job 5320:
// MatrixMultUnit
module MatrixMultUnit(
  input wire reset_n                      ,  
  input wire clk                          ,
  input wire dut_valid                    , 
  output wire dut_ready                   ,
  output wire                           dut__tb__sram_input_write_enable  ,
  output wire [16-1 : 0     ]   dut__tb__sram_input_write_address ,
  output wire [32-1 : 0     ]   dut__tb__sram_input_write_data    ,
  output reg  [16-1 : 0     ]   dut__tb__sram_input_read_address  , 
  input  wire [32-1 : 0     ]   tb__dut__sram_input_read_data     ,     
  output wire                           dut__tb__sram_weight_write_enable  ,
  output wire [16-1 : 0     ]   dut__tb__sram_weight_write_address ,
  output wire [32-1 : 0     ]   dut__tb__sram_weight_write_data    ,
  output reg  [16-1 : 0     ]   dut__tb__sram_weight_read_address  , 
  input  wire [32-1 : 0     ]   tb__dut__sram_weight_read_data     ,     
  output wire                           dut__tb__sram_result_write_enable  ,
  output reg  [16-1 : 0     ]   dut__tb__sram_result_write_address ,
  output wire [32-1 : 0     ]   dut__tb__sram_result_write_data    ,
  output reg  [16-1 : 0     ]   dut__tb__sram_result_read_address  , 
  input  wire [32-1 : 0     ]   tb__dut__sram_result_read_data     ,    
  output wire                           dut__tb__sram_scratchpad_write_enable  ,
  output reg  [16-1 : 0     ]   dut__tb__sram_scratchpad_write_address ,
  output wire [32-1 : 0     ]   dut__tb__sram_scratchpad_write_data    ,
  output reg  [16-1 : 0     ]   dut__tb__sram_scratchpad_read_address  , 
  input  wire [32-1 : 0     ]   tb__dut__sram_scratchpad_read_data  
);
Size in the first run: ~410 flip-flops, roughly 0.055 sq mm of cells after synthesis.
Settings: LEC_CHECK=0, CAP_MARGIN=15, CORE_MARGIN=2, CORE_UTILIZATION=71, CTS_CLUSTER_SIZE=41, SETUP_SLACK_MARGIN=-0.42, SLEW_MARGIN=20; clock period 6.25 ns.
run.sh (not shown) runs the stock make flow with config.mk's settings and CLKGATE_MAP_FILE=.
Job 5320 did not finish: a tool error stopped it during 5_1_grt.
Inputs modified between job 5320 and job 548:
- SETUP_SLACK_MARGIN removed (was -0.42)
- CAP_MARGIN changed from 15 to 20
- CTS_CLUSTER_SIZE removed (was 41)
- CORE_UTILIZATION changed from 71 to 59
- the clock period (ns, I/O delays scaled along) changed from 6.25 to 4.39
Measured against job 5320, the number of placement rows of job 548 comes out at 1.10 times the reference value. Diff job 548..job 5320 | post-synthesis compound-gate area fraction | negligible. Diff job 548..job 5320 | combined area of all synthesized cells | unchanged. On floorplan die height: between job 5320 and job 548, it ends up higher for job 548. Of job 5320 and job 548, only job 5320 never reached the final stage. Job 5320 did not finish: a tool error stopped it during 5_1_grt. Status job 548: flow complete, layout not clean - negative setup slack. [compare] base=job 5320 new=job 548: die area rose by 0.016 sq mm, instance area at placement climbed 0.0035 sq mm, fraction of the yosys area taken by sequential cells flat. Job 548 against job 5320: buffer count from post-CTS setup fixing went up by about 60%, quantity of gates resized following cts picked up an extra 358, core box area has increased, adder-cell share of the synthesized area did not really move.
Input changes introduced in job 1344 (baseline for comparison: job 548):
- setting CTS_CLUSTER_SIZE to 34 for the first time
- changing CORE_UTILIZATION from 59 to 71
- changing the clock period (ns, I/O delays scaled along) from 4.39 to 6.59
Findings:
[compare] base=job 548 new=job 1344: slack of the worst reg-to-reg path now sits higher; post-synthesis instance area shows no meaningful change; final hold violation count closely matched the old numbers.
Job 1344 ran in full, but the layout does not pass; the checks complain about negative setup slack.
Worst setup path startpoint: input_data[18] -> job 1344, number_of_weight_cols[4] -> job 548
End of the critical path: accumulated_result[29] -> job 1344, last_element_of_calculated_input_row_address[15] -> job 548
Changes in job 2102 relative to job 1344:
- SETUP_SLACK_MARGIN now 0.81, previously not set
- CAP_MARGIN now 15, was 20
- CTS_CLUSTER_SIZE now 41, was 34
## What came out
Not one of job 2102 and job 1344 finished clean.
Although it ran to completion, job 1344 produced a layout that fails the final checks because of negative setup slack.
Tool error GRT-0232 stopped job 2102 during 5_1_grt; no final results.
Job 1344 → job 2102: post-synthesis instance area level; synthesized cell count level; die area level; standard cell area after detailed placement level; count of instances resized after the clock tree is built moved up.
Compared with job 1344, total CTS buffers in job 2102 increased by a few percent.
As far as number of enable flip-flop cells goes, job 1344 and job 2102 are indistinguishable; the numbers are identical.
Reported for job 2102 and job 1344, top-level I/O count turned out identical to the last digit.
Note that the setup fix buffers added after clock tree synthesis recorded for job 1344 amounts to 0.26 times the value seen in job 2102.
From job 1344 to job 2102, adder-cell share of the synthesized area did not move at all.
Sum of net half-perimeters after detailed placement was lower in job 1344 than in job 2102.
Input-level comparison between job 8736 and job 2102:
- CTS_CLUSTER_SIZE: 41 -> unset
- CORE_UTILIZATION: 71 -> 58
- CAP_MARGIN: 15 -> 20
- SETUP_SLACK_MARGIN: 0.81 -> unset
- the clock period (ns, I/O delays scaled along): 6.59 -> 6.65
Results
Clock buffer count from CTS (job 2102 / job 8736): 0.944
Measured against job 8736, the area of the die of job 2102 comes out at 0.819 times the reference value.
As far as area fraction in full adders, half adders and majority gates goes, job 8736 and job 2102 are indistinguishable; the numbers are identical.
Job 8736 — worst setup slack after placement 0.13 ns higher, job 2102 as reference
Layout checks on job 8736: not met. Flow itself completed; violations: negative setup slack.
Re top-level port count: no difference whatsoever between job 2102 and job 8736.
Going from job 2102 to job 8736, count of standard-cell rows rose by 11, horizontal die dimension climbed 30 um.
Compare job 8736 and job 2102 | routability-driven placement congestion ratio higher: job 2102
